==> trial 64: inputs <==
==> flow/design.v <==
`timescale 1ns / 1ps
module syntropy_core #(
    parameter DATA_WIDTH = 16,
    parameter ADDR_WIDTH = 8,
    parameter THRESHOLD_DEFAULT = 16'hE666,   
    parameter LEARNING_RATE = 16'h0019,      
    parameter MAX_ITERATIONS = 8'd10
)(
    input wire clk,
    input wire rst_n,
    input wire [DATA_WIDTH-1:0] voltage_drift,     
    input wire [DATA_WIDTH-1:0] packet_loss,       
    input wire [DATA_WIDTH-1:0] temp_variance,     
    input wire [DATA_WIDTH-1:0] phase_jitter,      
    input wire [DATA_WIDTH-1:0] threshold,         
    input wire enable_learning,                    
    input wire mesh_broadcast_en,                  
    output reg stable,                             
    output reg [DATA_WIDTH-1:0] flux_value,        
    output reg [DATA_WIDTH-1:0] correction_vector,  
    output reg [DATA_WIDTH-1:0] optimized_params,  
    output reg learning_active,                    
    output reg mesh_broadcast_req,                 
    input wire [DATA_WIDTH-1:0] mesh_flux_in,      
    input wire [DATA_WIDTH-1:0] mesh_correction_in,  
    input wire mesh_valid_in,                      
    output reg [DATA_WIDTH-1:0] mesh_flux_out,     
    output reg [DATA_WIDTH-1:0] mesh_correction_out,  
    output reg mesh_valid_out,                     
    output reg [7:0] iteration_count,              
    output reg [3:0] state,                        
    output reg error_flag                          
);
    localparam IDLE = 4'd0;
    localparam EVALUATE = 4'd1;
    localparam LEARN = 4'd2;
    localparam CORRECT = 4'd3;
    localparam BROADCAST = 4'd4;
    localparam ERROR = 4'd5;
    reg [DATA_WIDTH-1:0] flux_reg;
    reg [DATA_WIDTH-1:0] threshold_reg;
    reg [DATA_WIDTH-1:0] metrics [0:3];   
    reg [DATA_WIDTH-1:0] gradients [0:3];  
    reg [DATA_WIDTH-1:0] params [0:3];    
    reg [7:0] iter_count;
    reg [3:0] current_state;
    reg learning_en;
    reg mesh_en;
    wire [DATA_WIDTH-1:0] flux_calc;
    wire signed [22:0] gradient_calc [0:3];
    wire signed [31:0] scaled_step [0:3];
    wire [DATA_WIDTH-1:0] param_update [0:3];
    wire signed [17:0] flux_error;
    localparam signed [31:0] LEARNING_RATE_S = LEARNING_RATE;
    wire overflow_flag;
    assign flux_calc = 16'h0100 - (voltage_drift + packet_loss + 
                                   (temp_variance >> 8) + phase_jitter);
    assign flux_error = $signed({2'b00, threshold_reg}) - $signed({2'b00, flux_reg});
    assign gradient_calc[0] = -2 * flux_error;  
    assign gradient_calc[1] = -2 * flux_error;  
    assign gradient_calc[2] = (-2 * flux_error) >>> 8;  
    assign gradient_calc[3] = -2 * flux_error;  
    assign scaled_step[0] = (LEARNING_RATE_S * gradient_calc[0]) >>> 8;
    assign scaled_step[1] = (LEARNING_RATE_S * gradient_calc[1]) >>> 8;
    assign scaled_step[2] = (LEARNING_RATE_S * gradient_calc[2]) >>> 8;
    assign scaled_step[3] = (LEARNING_RATE_S * gradient_calc[3]) >>> 8;
    assign param_update[0] = params[0] - scaled_step[0][DATA_WIDTH-1:0];
    assign param_update[1] = params[1] - scaled_step[1][DATA_WIDTH-1:0];
    assign param_update[2] = params[2] - scaled_step[2][DATA_WIDTH-1:0];
    assign param_update[3] = params[3] - scaled_step[3][DATA_WIDTH-1:0];
    assign overflow_flag = (flux_calc[15] == 1'b1) || 
                          (param_update[0][15] == 1'b1) ||
                          (param_update[1][15] == 1'b1) ||
                          (param_update[2][15] == 1'b1) ||
                          (param_update[3][15] == 1'b1);
    always @(posedge clk or negedge rst_n) begin
        if (!rst_n) begin
            stable <= 1'b0;
            flux_value <= 16'h0000;
            correction_vector <= 16'h0000;
            optimized_params <= 16'h0000;
            learning_active <= 1'b0;
            mesh_broadcast_req <= 1'b0;
            mesh_flux_out <= 16'h0000;
            mesh_correction_out <= 16'h0000;
            mesh_valid_out <= 1'b0;
            iteration_count <= 8'd0;
            state <= IDLE;
            error_flag <= 1'b0;
            params[0] <= 16'h0000;  
            params[1] <= 16'h0000;  
            params[2] <= 16'h0000;  
            params[3] <= 16'h0000;  
            threshold_reg <= THRESHOLD_DEFAULT;
            flux_reg <= 16'h0000;
            current_state <= IDLE;
            learning_en <= 1'b0;
            mesh_en <= 1'b0;
            iter_count <= 8'd0;
        end else begin
            threshold_reg <= threshold;
            learning_en <= enable_learning;
            mesh_en <= mesh_broadcast_en;
            metrics[0] <= voltage_drift;
            metrics[1] <= packet_loss;
            metrics[2] <= temp_variance;
            metrics[3] <= phase_jitter;
            case (current_state)
                IDLE: begin
                    stable <= 1'b0;
                    learning_active <= 1'b0;
                    mesh_broadcast_req <= 1'b0;
                    mesh_valid_out <= 1'b0;
                    error_flag <= 1'b0;
                    iter_count <= 8'd0;
                    if (overflow_flag) begin
                        current_state <= ERROR;
                    end else begin
                        current_state <= EVALUATE;
                    end
                end
                EVALUATE: begin
                    flux_reg <= flux_calc;
                    flux_value <= flux_calc;
                    if (flux_calc >= threshold_reg) begin
                        stable <= 1'b1;
                        correction_vector <= 16'h0000;
                        current_state <= IDLE;
                    end else begin
                        stable <= 1'b0;
                        correction_vector <= threshold_reg - flux_calc;
                        if (learning_en) begin
                            current_state <= LEARN;
                        end else begin
                            current_state <= CORRECT;
                        end
                    end
                end
                LEARN: begin
                    learning_active <= 1'b1;
                    if (iter_count < MAX_ITERATIONS) begin
                        gradients[0] <= gradient_calc[0];
                        gradients[1] <= gradient_calc[1];
                        gradients[2] <= gradient_calc[2];
                        gradients[3] <= gradient_calc[3];
                        params[0] <= param_update[0];
                        params[1] <= param_update[1];
                        params[2] <= param_update[2];
                        params[3] <= param_update[3];
                        iter_count <= iter_count + 1;
                        iteration_count <= iter_count + 1;
                        flux_reg <= 16'h0100 - (param_update[0] + param_update[1] + 
                                               (param_update[2] >> 8) + param_update[3]);
                    end else begin
                        learning_active <= 1'b0;
                        optimized_params <= params[0] + params[1] + params[2] + params[3];
                        current_state <= CORRECT;
                    end
                end
                CORRECT: begin
                    if (mesh_en && mesh_valid_in) begin
                        correction_vector <= mesh_correction_in;
                    end
                    current_state <= BROADCAST;
                end
                BROADCAST: begin
                    mesh_flux_out <= flux_reg;
                    mesh_correction_out <= correction_vector;
                    mesh_valid_out <= 1'b1;
                    mesh_broadcast_req <= 1'b1;
                    current_state <= IDLE;
                end
                ERROR: begin
                    error_flag <= 1'b1;
                    stable <= 1'b0;
                    learning_active <= 1'b0;
                    mesh_broadcast_req <= 1'b0;
                    mesh_valid_out <= 1'b0;
                end
                default: begin
                    current_state <= IDLE;
                end
            endcase
            state <= current_state;
        end
    end
    always @(posedge clk) begin
        if (mesh_valid_in && mesh_en) begin
        end
    end
endmodule
==> flow/run.sh <==
#!/bin/bash
# the make line also repeats each setting of config.mk as NAME=value (left out here)
make -C /OpenROAD-flow-scripts/flow DESIGN_CONFIG=/design/flow/config.mk WORK_HOME=/design/flow/orfs CLKGATE_MAP_FILE= finish
==> flow/config.mk <==
export PLATFORM = sky130hd
export DESIGN_NAME = syntropy_core
export DESIGN_NICKNAME = syntropy_core
export VERILOG_FILES = /design/flow/design.v
export SDC_FILE = /design/flow/constraint.sdc
export NUM_CORES = 4
export LEC_CHECK = 0
export ABC_AREA = 1
export CAP_MARGIN = 20
export CORE_ASPECT_RATIO = 0.7
export CORE_MARGIN = 2
export CORE_UTILIZATION = 72
export CTS_CLUSTER_DIAMETER = 397
export PLACE_DENSITY_LB_ADDON = 0.0
export SETUP_SLACK_MARGIN = 3.34
export SLEW_MARGIN = 20
export TNS_END_PERCENT = 10
==> flow/constraint.sdc <==
create_clock -name core_clock -period 12.1 [get_ports {clk}]
set_input_delay 2.4200 -clock core_clock [delete_from_list [all_inputs] [get_ports {clk}]]
set_output_delay 2.4200 -clock core_clock [all_outputs]
set_load 0.01 [all_outputs]
==> build 6 (differences from trial 64) <==
- ABC_AREA: 1 -> not set
- CORE_ASPECT_RATIO: 0.7 -> not set
- CORE_UTILIZATION: 72 -> 67
- CTS_CLUSTER_DIAMETER: 397 -> not set
- HOLD_SLACK_MARGIN: not set -> -0.09
- MAX_ROUTING_LAYER: not set -> met4
- PLACE_DENSITY_LB_ADDON: 0.0 -> not set
- SETUP_SLACK_MARGIN: 3.34 -> not set
- TNS_END_PERCENT: 10 -> 5
==> flow/constraint.sdc (replaced) <==
create_clock -name core_clock -period 10.1 [get_ports {clk}]
set_input_delay 2.0200 -clock core_clock [delete_from_list [all_inputs] [get_ports {clk}]]
set_output_delay 2.0200 -clock core_clock [all_outputs]
set_load 0.01 [all_outputs]
==> build 44 (differences from trial 64) <==
- ABC_AREA: 1 -> not set
- CORE_ASPECT_RATIO: 0.7 -> not set
- CORE_UTILIZATION: 72 -> 55
- CTS_CLUSTER_DIAMETER: 397 -> not set
- CTS_CLUSTER_SIZE: not set -> 93
- PLACE_DENSITY_LB_ADDON: 0.0 -> not set
- SETUP_SLACK_MARGIN: 3.34 -> -0.78
- TNS_END_PERCENT: 10 -> not set
==> flow/constraint.sdc (replaced) <==
create_clock -name core_clock -period 8.61 [get_ports {clk}]
set_input_delay 1.7220 -clock core_clock [delete_from_list [all_inputs] [get_ports {clk}]]
set_output_delay 1.7220 -clock core_clock [all_outputs]
set_load 0.01 [all_outputs]
==> results.sh <==
# source this file to load flow results
export IMPL_ys_cells=2071
export IMPL_so_faults="setup timing"
export IMPL_compound_area_share_pct=15.8
export IMPL_most_common_cell="ha_1"
export IMPL_outcome="finished with violations"
export IMPL_fin_ws_ns=-0.791
export IMPL_die_y_um=173
export IMPL_synth_area_per_cell_um2=9.22
export IMPL_setup_viol=6
export IMPL_synth_area_um2=19100
export IMPL_synth_xor_area_share_pct=7.88
# the run above: build 6

==> results.sh <==
# source this file to load flow results
export IMPL_syn_nets=2551
export IMPL_synth_area_um2=19100
export IMPL_outcome="finished with violations"
export IMPL_most_common_cell="ha_1"
export IMPL_setup_viol=14
export IMPL_synth_xor_area_share_pct=7.88
export IMPL_ys_cells=2071
export IMPL_compound_area_share_pct=15.8
export IMPL_rrSetupSlack_ns=-1.82
export IMPL_die_y_um=190
export IMPL_hpwl_um=42500
export IMPL_so_faults="setup timing"
export IMPL_fin_ws_ns=-1.82
# the run above: build 44

==> results.sh <==
# source this file to load flow results
export IMPL_synth_area_um2=19600
export IMPL_synth_xor_area_share_pct=6.35
export IMPL_synth_area_per_cell_um2=7.92
export IMPL_compound_area_share_pct=12.3
export IMPL_dpl_cell_count=2990
export IMPL_haltStage="5_1_grt"
export IMPL_numClockSinks=204
export IMPL_outcome="stopped before the end"
export IMPL_cts_hold_fix_buffers=0
export IMPL_pre_cts_ws_ns=1.61
export IMPL_ys_cells=2472
export IMPL_die_y_um=142
export IMPL_error_line="[ERROR GRT-0232] Routing congestion too high. Check the congestion heatmap in the GUI."
export IMPL_edf_count=0
export IMPL_grtUsageMet3_pct=59.6
export IMPL_most_common_cell="nand2_1"
# the run above: trial 64

